// SIMD
module SIMD(clk,rst,opcode,funct3,funct7,rd_data1,rd_data2,rd_data3,w_add,immed,instrc_add,wr_add,wr_data );
Size in the first run: ~4800 cells after synthesis.
Settings: LEC_CHECK=0, ABC_AREA=1, CAP_MARGIN=20, CORE_ASPECT_RATIO=1.12, CORE_MARGIN=2, CORE_UTILIZATION=66, CTS_CLUSTER_DIAMETER=361, CTS_CLUSTER_SIZE=98, SETUP_SLACK_MARGIN=1.81, SLEW_MARGIN=20, TNS_END_PERCENT=5; clock period 6.19 ns.
run.sh (not shown) runs the stock make flow with config.mk's settings and CLKGATE_MAP_FILE=.
The starting point failed in global routing.
Change:
CORE_ASPECT_RATIO = default   (was 1.12)
TNS_END_PERCENT = default   (was 5)
clock period = 7.1 ns   (was 6.19 ns; I/O delays follow)
Result: The changed run failed in global routing on GRT-0116. Die size is about the same. Synthesized area is unchanged. Synthesized cell count stays the same.
Change:
ABC_AREA = default   (was 1)
CORE_UTILIZATION = 44   (was 66)
CTS_CLUSTER_DIAMETER = default   (was 361)
CTS_CLUSTER_SIZE = default   (was 98)
SETUP_SLACK_MARGIN = 1.45   (was 1.81)
clock period = 5.68 ns   (was 7.1 ns; I/O delays follow)
After rerunning: The new run produced a layout that fails on setup timing; synthesized area decreases by 4.7%; die area increases by 42%; synthesized cell count decreases by 19%.
Change:
CORE_UTILIZATION = 52   (was 44)
CTS_CLUSTER_SIZE = 95   (was default)
SETUP_SLACK_MARGIN = default   (was 1.45)
clock period = 9.01 ns   (was 5.68 ns; I/O delays follow)
Effect: The changed run produced a layout that fails on setup timing. Clock-buffer cell count stays the same. Sequential cell count is unchanged. Register-to-register slack gets better by 3300 ps. Die size drops by about a fifth. Core utilization climbs by 5.2 points. First-iteration DRC count climbs by well over a third. Wire length drops by a little under a tenth. Final cell count drops by a little under a tenth. Setup slack gets better by 2500 ps. Global-route usage climbs by 3.5 points.
Change:
CORE_UTILIZATION = 50   (was 52)
CTS_CLUSTER_SIZE = default   (was 95)
TNS_END_PERCENT = 5   (was default)
clock period = 5.68 ns   (was 9.01 ns; I/O delays follow)
Effect:
- The changed run reached the layout checks and failed them: setup timing
- worst setup slack loses 2600 ps
- power goes up by 62%
- combinational power climbs by 63%
- clock power grows by 59%
- final area came out higher by 6.1%
- core utilization rose by 1.2 points
- routed wire length went up by 4.8%
- flip-flop count stays the same
- die area rose by 3.9%
Change:
CORE_UTILIZATION = 57   (was 50)
CTS_CLUSTER_SIZE = 53   (was default)
SETUP_SLACK_MARGIN = 1.45   (was default)
Outcome: The new run finished but fails on setup timing. First-iteration DRC count increases by 23%. Critical path depth came out lower by 2. Final area stays flat. Synthesized cell count stays the same.

---

== oak ==
SIMD again, from the RTL that the note above started with.
make LEC_CHECK=0 CAP_MARGIN=20 CORE_MARGIN=2 CORE_UTILIZATION=70 MAX_ROUTING_LAYER=met4 PLACE_DENSITY_LB_ADDON=0.25 SLEW_MARGIN=20 finish   # period 9.01 ns
Seen in the log of oak: GRT-0232 during global routing, after which the run never completed.
Relative to oak, the following input files were edited for pine:
Settings: a deleted PLACE_DENSITY_LB_ADDON that had been 0.25; a deleted MAX_ROUTING_LAYER that had been met4; a change of CORE_UTILIZATION from 70 to 32; a change of the clock period (ns, I/O delays scaled along) from 9.01 to 16.0.
oak → pine: full die area rose 120%, total number of placement rows rose about 50%.
Compared with oak, pine shows a lower final HPWL from detailed placement.
oak and pine: one clean run, pine; the rest did not finish clean.
oak did not finish: a tool error stopped it during global routing.
From oak to pine the numbers moved as follows: post-synthesis instance total ~0 delta; placed instance count higher.
diff inputs: pine => birch
Settings: putting CTS_CLUSTER_DIAMETER at 353 where nothing was set; swapping 32 for 58 in CORE_UTILIZATION; putting CTS_CLUSTER_SIZE at 98 where nothing was set.
### Flow results
On clock-pin slew reported for the worst setup and hold paths after clock tree synthesis, birch and pine are basically level. As far as multi-input gate area in the final layout is concerned, pine and birch perform about the same. Global-route met3 utilization: birch > pine. | area growth from synthesis to layout | birch vs pine | 2.5 points lower |. Compared to pine, the routing of birch uses more wire. On total area of sequential cells, birch and pine are basically level. [birch] actual slew at the worst max-slew pin rose 0.16 ns relative to pine. Internal power component was lower in the run labelled pine. Of birch and pine, the lower peak ir drop on the vdd network belongs to pine. Summary of the comparison: net switching power of the design is higher in birch, relative to pine.
Changes in maple relative to birch:
Settings: clearing CTS_CLUSTER_SIZE, which used to be 98; swapping 58 for 66 in CORE_UTILIZATION; putting ABC_AREA at 1 where nothing was set; clearing CTS_CLUSTER_DIAMETER, which used to be 353; swapping 16.0 for 7.1 in the clock period (ns, I/O delays scaled along).
Findings:
- maple got as far as global routing, where a tool error ended the run.
- | post-synth area from yosys stat | lower: birch |
- Summary of maple over birch: area of the die moved down; total cell area at the placement stage moved up.
--- input diff maple..cedar ---
Settings: SETUP_SLACK_MARGIN newly set to 0.94; CORE_UTILIZATION changed from 66 to 40; ABC_AREA removed (was 1); the clock period (ns, I/O delays scaled along) changed from 7.1 to 10.6.
## What came out
cedar closes out successfully: all stages finished, all timing, DRC and antenna checks passed. Die size was higher in the run labelled cedar. The die boundary width of cedar is higher than that of maple. Taking maple over cedar, the instance area after placement ratio works out to 1.18. Between maple and cedar, area share of xor/xnor cells in the synthesized design increased. Comparing maple and cedar, number of different library cells in the post-synthesis netlist is higher on cedar. cedar vs. maple: Yosys chip area saw a decrease, post-cts sizing count saw a decrease, cell area after technology mapping saw a decrease. Compared to maple, cedar has instance tally after logic synthesis 899 lower.

---

Starting RTL as in the previous note.
Settings: LEC_CHECK=0, ABC_AREA=1, CAP_MARGIN=20, CORE_MARGIN=2, CORE_UTILIZATION=72, CTS_CLUSTER_DIAMETER=188, CTS_CLUSTER_SIZE=100, PLACE_DENSITY=0.38, SLEW_MARGIN=20, TNS_END_PERCENT=20; clock period 8.76 ns.
The first run never finished: it broke off in global routing.
==> next run, changes <==
ABC_AREA = not set   (was 1)
CTS_CLUSTER_DIAMETER = 353   (was 188)
CTS_CLUSTER_SIZE = 98   (was 100)
PLACE_DENSITY = 0.42   (was 0.38)
clock period = 16.0 ns   (was 8.76 ns; I/O delays follow)
This time the run completed with no timing, DRC or antenna violations. Die size drops by 4.6%. Synthesized cell count falls by 19%. Area after synthesis falls by 4.7%.

---

## run A
The RTL this note starts from:
==> flow/design.v <==
`timescale 1ns/1ps
module SIMD(clk,rst,opcode,funct3,funct7,rd_data1,rd_data2,rd_data3,w_add,immed,instrc_add,wr_add,wr_data );
input clk;   
input rst;   
input [6:0] opcode;  
input [2:0] funct3;  
input [6:0] funct7;  
input [15:0] rd_data1;   
input [15:0] rd_data2;   
input [15:0] rd_data3;   
input [4:0] w_add;   
input [11:0] immed;  
output [6:0]instrc_add;
output [4:0] wr_add;     
output [15:0] wr_data;   
wire [1:0]mode;
reg [12:0]op;
wire [3:0]scr_r;
wire scr;
wire [2:0]op_r;
wire [1:0]mac_hl;
wire [15:0]sig_ex;
wire [6:0]n_instrc_add;
wire [1:0]alu_mode;
wire [12:0]alu_op;
wire alu_scr;
wire signed[15:0]source1;
wire [15:0]data2;
wire signed[15:0]source3;
wire [15:0]exsig_data;
wire signed[15:0]source2;
wire signed[7:0]source1_8_1;
wire signed[7:0]source1_8_2;
wire signed[7:0]source2_8_1;
wire signed[7:0]source2_8_2;
wire signed[7:0]source3_8_1;
wire signed[7:0]source3_8_2;
wire signed[3:0]source1_4_1;
wire signed[3:0]source1_4_2;
wire signed[3:0]source1_4_3;
wire signed[3:0]source1_4_4;
wire signed[3:0]source2_4_1;
wire signed[3:0]source2_4_2;
wire signed[3:0]source2_4_3;
wire signed[3:0]source2_4_4;
wire signed[3:0]source3_4_1;
wire signed[3:0]source3_4_2;
wire signed[3:0]source3_4_3;
wire signed[3:0]source3_4_4;
reg [15:0]result_reg;
reg [31:0]mul_reg;
reg[91:0] pip_reg;
reg [6:0] instrc_add;  
assign scr_r=opcode[3:0];
assign op_r=opcode[6:4];
assign mac_hl=funct7[1:0];
always @(posedge clk)
    begin
        if(!rst)
            instrc_add<=0;
        else
            instrc_add<=n_instrc_add;
    end
assign mode=(funct3==3'b001)? 2'b01:
            (funct3==3'b010)? 2'b10:
            (funct3==3'b100)? 2'b11:2'b00;
assign scr=(scr_r==4'b0011)? 1:0;
always @ (opcode or funct7 or mac_hl)
    begin
        case (opcode)
            7'b0111011:begin
                            case(funct7)
                                7'b0000000: op=13'b0000_0000_0000_1;  
                                7'b0100000: op=13'b0000_0000_0001_0;  
                                7'b1000001: op=13'b0000_0000_0010_0;  
                                7'b1000010: op=13'b0000_0000_0100_0;  
                                7'b0001000: op=13'b0000_0000_1000_0;  
                                7'b0010000: op=13'b0000_0001_0000_0;  
                                7'b0011000: op=13'b0000_0010_0000_0;  
                                7'b0110000: op=13'b0000_0100_0000_0;  
                                default:op=13'b0000_0000_0000_0;  
                            endcase
                        end
             7'b1001011:begin
                            case(mac_hl)
                                2'b01:op=13'b0000_1000_0000_0;  
                                2'b10:op=13'b0001_0000_0000_0;  
                                default:op=13'b0000_0000_0000_0;  
                            endcase
                        end
             7'b0100011:op=13'b0010_0000_0000_0;  
             7'b1100011:op=13'b0100_0000_0000_0;  
             7'b1010011:op=13'b1000_0000_0000_0;  
             default:op=13'b0000_0000_0000_0;  
        endcase                                   
    end
assign sig_ex={{4{immed[10]}},immed};
assign n_instrc_add=instrc_add+3'b100;
always @(posedge clk)
    begin
        if(!rst)
            pip_reg <=0;
        else
            begin
                pip_reg[1:0]<=mode;  
                pip_reg[14:2]<=op;  
                pip_reg[15]<=scr;  
                pip_reg[31:16]<= rd_data1;  
                pip_reg[47:32]<= rd_data2;  
                pip_reg[63:48]<= rd_data3;  
                pip_reg[68:64]<= w_add;  
                pip_reg[91:76]<= sig_ex; 
            end 
    end
assign alu_mode=pip_reg[1:0];
assign alu_op=pip_reg[14:2];
assign alu_scr=pip_reg[15];
assign source1=pip_reg[31:16];
assign data2=pip_reg[47:32];
assign source3=pip_reg[63:48];
assign wr_add=pip_reg[68:64];
assign exsig_data=pip_reg[91:76];
assign source2=(alu_scr==1'b0)? data2:exsig_data;
assign source1_8_1=source1[7:0];
assign source1_8_2=source1[15:8];
assign source2_8_1=source2[7:0];
assign source2_8_2=source2[15:8];
assign source3_8_1=source3[7:0];
assign source3_8_2=source3[15:8];
assign source1_4_1=source1[3:0];
assign source1_4_2=source1[7:4];
assign source1_4_3=source1[11:8];
assign source1_4_4=source1[15:12];
assign source2_4_1=source2[3:0];
assign source2_4_2=source2[7:4];
assign source2_4_3=source2[11:8];
assign source2_4_4=source2[15:12];
assign source3_4_1=source3[3:0];
assign source3_4_2=source3[7:4];
assign source3_4_3=source3[11:8];
assign source3_4_4=source3[15:12];
always @(alu_op or alu_mode or source1 or source2 or source3 or source1_8_1 or source1_8_2 or 
         source2_8_1 or source2_8_2 or source3_8_1 or source3_8_2 or source1_4_1 or source1_4_2 or
         source1_4_3 or source1_4_4 or source2_4_1 or source2_4_2 or source2_4_3 or source2_4_4 or
         source3_4_1 or source3_4_2 or source3_4_3 or source3_4_3 or source3_4_4)
    begin
        mul_reg=0;
        result_reg=0;
        case(alu_op)
           13'b0000_0000_0000_1:begin
                                    case(alu_mode)
                                        2'b01:result_reg=source1+source2;  
                                        2'b10:result_reg={source1_8_2+source2_8_2,source1_8_1+source2_8_1};  
                                        2'b11:result_reg={source1_4_4+source2_4_4,source1_4_3+source2_4_3,source1_4_2+source2_4_2,source1_4_1+source2_4_1};  
                                        default:result_reg=0;
                                    endcase
                                end
           13'b0000_0000_0001_0:begin
                                    case(alu_mode)
                                        2'b01:result_reg=source1-source2;  
                                        2'b10:result_reg={source1_8_2-source2_8_2,source1_8_1-source2_8_1};  
                                        2'b11:result_reg={source1_4_4-source2_4_4,source1_4_3-source2_4_3,source1_4_2-source2_4_2,source1_4_1-source2_4_1};  
                                        default:result_reg=0;                       
                                    endcase
                                end
           13'b0000_0000_0010_0:begin
                                    case(alu_mode)
                                        2'b01:begin
                                                mul_reg=source1*source2;  
                                                result_reg=mul_reg[15:0];  
                                              end
                                        2'b10:begin
                                                mul_reg[15:0]=source1_8_1*source2_8_1;  
                                                mul_reg[31:16]=source1_8_2*source2_8_2;
                                                result_reg={mul_reg[23:16],mul_reg[7:0]}; 
                                              end
                                        2'b11:begin
                                                mul_reg[7:0]=source1_4_1*source2_4_1;  
                                                mul_reg[15:8]=source1_4_2*source2_4_2;
                                                mul_reg[23:16]=source1_4_3*source2_4_3;
                                                mul_reg[31:24]=source1_4_4*source2_4_4;
                                                result_reg={mul_reg[27:24],mul_reg[19:16],mul_reg[11:8],mul_reg[3:0]}; 
                                              end
                                        default:begin
                                                    result_reg=0;
                                                    mul_reg=0;
                                                end
                                    endcase
                                end
           13'b0000_0000_0100_0:begin
                                    case(alu_mode)
                                        2'b01:begin 
                                                mul_reg=source1*source2;  
                                                result_reg=mul_reg[31:16];  
                                              end
                                        2'b10:begin
                                                mul_reg[15:0]=source1_8_1*source2_8_1;  
                                                mul_reg[31:16]=source1_8_2*source2_8_2;
                                                result_reg={mul_reg[31:24],mul_reg[15:8]}; 
                                              end
                                        2'b11:begin
                                                mul_reg[7:0]=source1_4_1*source2_4_1;  
                                                mul_reg[15:8]=source1_4_2*source2_4_2;
                                                mul_reg[23:16]=source1_4_3*source2_4_3;
                                                mul_reg[31:24]=source1_4_4*source2_4_4;
                                                result_reg={mul_reg[31:28],mul_reg[23:20],mul_reg[15:12],mul_reg[7:4]}; 
                                              end
                                        default:begin
                                                    result_reg=0;
                                                    mul_reg=0;
                                                end
                                    endcase
                                end
           13'b0000_0000_1000_0:result_reg=source1&source2;  
           13'b0000_0001_0000_0:result_reg=source1|source2;  
           13'b0000_0010_0000_0:result_reg=source1^source2;  
           13'b0000_0100_0000_0:result_reg=~source1;  
           13'b0000_1000_0000_0:begin
                                    case(alu_mode)
                                        2'b01:begin
                                                mul_reg=source1*source2+{{16{1'b0}},source3};  
                                                result_reg=mul_reg[15:0];  
                                              end
                                        2'b10:begin
                                                mul_reg[15:0]=source1_8_1*source2_8_1+{{8{1'b0}},source3_8_1};  
                                                mul_reg[31:16]=source1_8_2*source2_8_2+{{8{1'b0}},source3_8_2};
                                                result_reg={mul_reg[23:16],mul_reg[7:0]}; 
                                              end
                                        2'b11:begin
                                                mul_reg[7:0]=source1_4_1*source2_4_1+{{4{1'b0}},source3_4_1};  
                                                mul_reg[15:8]=source1_4_2*source2_4_2+{{4{1'b0}},source3_4_2};
                                                mul_reg[23:16]=source1_4_3*source2_4_3+{{4{1'b0}},source3_4_3};
                                                mul_reg[31:24]=source1_4_4*source2_4_4+{{4{1'b0}},source3_4_4};
                                                result_reg={mul_reg[27:24],mul_reg[19:16],mul_reg[11:8],mul_reg[3:0]}; 
                                              end
                                        default:begin
                                                    result_reg=0;
                                                    mul_reg=0;
                                                end
                                    endcase
                                end
           13'b0001_0000_0000_0:begin
                                    case(alu_mode)
                                        2'b01:begin
                                                mul_reg=source1*source2+{{16{1'b0}},source3};  
                                                result_reg=mul_reg[31:16];  
                                              end
                                        2'b10:begin
                                                mul_reg[15:0]=source1_8_1*source2_8_1+{{8{1'b0}},source3_8_1};  
                                                mul_reg[31:16]=source1_8_2*source2_8_2+{{8{1'b0}},source3_8_2};
                                                result_reg={mul_reg[31:24],mul_reg[15:8]}; 
                                              end
                                        2'b11:begin
                                                mul_reg[7:0]=source1_4_1*source2_4_1+{{4{1'b0}},source3_4_1};  
                                                mul_reg[15:8]=source1_4_2*source2_4_2+{{4{1'b0}},source3_4_2};
                                                mul_reg[23:16]=source1_4_3*source2_4_3+{{4{1'b0}},source3_4_3};
                                                mul_reg[31:24]=source1_4_4*source2_4_4+{{4{1'b0}},source3_4_4};
                                                result_reg={mul_reg[31:28],mul_reg[23:20],mul_reg[15:12],mul_reg[7:4]}; 
                                              end
                                        default:begin
                                                    result_reg=0;
                                                    mul_reg=0;
                                                end                                    
                                    endcase
                                end
           13'b0010_0000_0000_0:result_reg=(source1<<source2);  
           13'b0100_0000_0000_0:result_reg=(source1>>source2);  
           13'b1000_0000_0000_0:result_reg=(source1<<<source2);  
           default:result_reg=0;
        endcase
    end
assign wr_data=result_reg;
endmodule
make LEC_CHECK=0 ABC_AREA=1 CAP_MARGIN=0 CORE_ASPECT_RATIO=1.12 CORE_MARGIN=2 CORE_UTILIZATION=69 CTS_CLUSTER_DIAMETER=361 CTS_CLUSTER_SIZE=98 PLACE_DENSITY=0.43 SETUP_SLACK_MARGIN=1.81 SLEW_MARGIN=20 TNS_END_PERCENT=5 finish   # period 6.19 ns
Run A did not run to completion, as it errored out during global routing (5_1_grt).
> inputs changed (run A -> run B)
- a deleted PLACE_DENSITY that had been 0.43
- a change of CORE_UTILIZATION from 69 to 20
- a change of CAP_MARGIN from 0 to 20
- a deleted CTS_CLUSTER_SIZE that had been 98
- a deleted TNS_END_PERCENT that had been 5
- a deleted CORE_ASPECT_RATIO that had been 1.12
- a deleted ABC_AREA that had been 1
- a deleted SETUP_SLACK_MARGIN that had been 1.81
- a deleted CTS_CLUSTER_DIAMETER that had been 361
- a change of the clock period (ns, I/O delays scaled along) from 6.19 to 10.6
[summary]
- Per the comparison of run B with run A, die span in x now larger, number of cells upsized or downsized after cts now smaller, synthesized cell count now smaller, aoi/oai-family share of the synthesized area now larger.
- Against run A as the reference, run B delivers a lower routability congestion estimate.
- Across run A and run B, a clean result was obtained everywhere but in run A.
- Seen in the log of run A: GRT-0116 during global routing (5_1_grt), after which the run never completed.
What run C does differently from run B at the input level:
- CORE_UTILIZATION changed from 20 to 54
- CTS_CLUSTER_DIAMETER newly set to 324
- CORE_ASPECT_RATIO newly set to 1.02
- TNS_END_PERCENT newly set to 60
- PLACE_DENSITY_LB_ADDON newly set to 0.04
- GPL_TIMING_DRIVEN newly set to 0
- CAP_MARGIN changed from 20 to 10
- MIN_ROUTING_LAYER newly set to met2
- ABC_AREA newly set to 0
- CELL_PAD_IN_SITES_DETAIL_PLACEMENT newly set to 1
- GPL_ROUTABILITY_DRIVEN newly set to 1
- SLEW_MARGIN changed from 20 to 10
==> comparison <==
- Going from run B to run C, post-DP HPWL went up 23%; mean instance size in the synthesized netlist stayed essentially flat.
- The log for run C ends in global routing (5_1_grt) with error GRT-0116, so the run never completed.
- What run C reported for final estimated routing congestion in global placement has to be multiplied by 0.869 to get the figure for run B.
- Run C -> run B: post-synthesis cell area delta 0, exact match
- Floorplan check, run C vs run B: die outline smaller in run C
- Delta (run C minus run B): number of instances resized during post-cts repair now sits higher, number of placed instances, taps included now sits lower, total cell area at the placement stage now sits lower, die span in x now sits lower.
> inputs changed (run C -> run D)
- clearing GPL_TIMING_DRIVEN, which used to be 0
- swapping 54 for 40 in CORE_UTILIZATION
- clearing TNS_END_PERCENT, which used to be 60
- swapping 10 for 20 in CAP_MARGIN
- clearing CELL_PAD_IN_SITES_DETAIL_PLACEMENT, which used to be 1
- swapping 10 for 20 in SLEW_MARGIN
- clearing PLACE_DENSITY_LB_ADDON, which used to be 0.04
- clearing ABC_AREA, which used to be 0
- clearing CTS_CLUSTER_DIAMETER, which used to be 324
- clearing MIN_ROUTING_LAYER, which used to be met2
- clearing GPL_ROUTABILITY_DRIVEN, which used to be 1
- clearing CORE_ASPECT_RATIO, which used to be 1.02
Run D went all the way through synthesis, placement and routing and the layout is clean on timing, DRC and antenna.
Between run D and run C, it is run D whose count of standard-cell rows is higher, by 15%.
Taking run C as the reference point, the area of placed instances of run D rises by 2.9%.
Compared run C against run D; number of buffers created by CTS within noise.
> inputs changed (run D -> run E)
- an added TNS_END_PERCENT of 100
- an added ABC_AREA of 1
- an added CTS_CLUSTER_DIAMETER of 149
- an added CTS_CLUSTER_SIZE of 53
Notes after the runs:
Run E: done, clean on timing, DRC and antenna. Number of antenna violations at the first check in global routing (run E over run D): decrease, 1. Compared with run D, in run E chip area from the yosys synthesis statistics shows an increase of 5.0%, worst hold margin shows a reduction of 17 ps, power of the combinational group shows an increase of about 2%, total routing usage reported by global routing shows an increase of 0.55 points, power share of the combinational group shows an increase of 0.3 points. Comparing internal power for run D and run E, the bigger number came from run D. On run E: final cell utilization of the core is 0.62 points lower than what run D gave. Run E vs. run D: share of synthesized cell area in full adder, half adder and majority cells went down by 2.4 points.
Relative to run E, the following input files were edited for run F:
- setting CORE_ASPECT_RATIO to 1.47 for the first time
- setting PLACE_DENSITY_LB_ADDON to 0.04 for the first time
- changing TNS_END_PERCENT from 100 to 60
- changing CAP_MARGIN from 20 to 10
- changing CORE_UTILIZATION from 40 to 54
- changing CTS_CLUSTER_DIAMETER from 149 to 240
- setting GPL_ROUTABILITY_DRIVEN to 1 for the first time
- setting GPL_TIMING_DRIVEN to 0 for the first time
- removing CTS_CLUSTER_SIZE (formerly 53)
- changing ABC_AREA from 1 to 0
## What came out
Run F finished all stages; however, its layout fails the closing checks, the failures being negative setup slack. Between run E and run F, final worst-path cycle share is lower for run E, run F comes in above that. Cell count of the worst reg-to-reg path, run E and run F, lower one = run F. Final critical-path required period on run F is up relative to run E. Compared with run E, in run F power attributed to combinational cells +10%, critical path depth moved down.
No activity file was given, so power comes from the tool's default toggle rates.
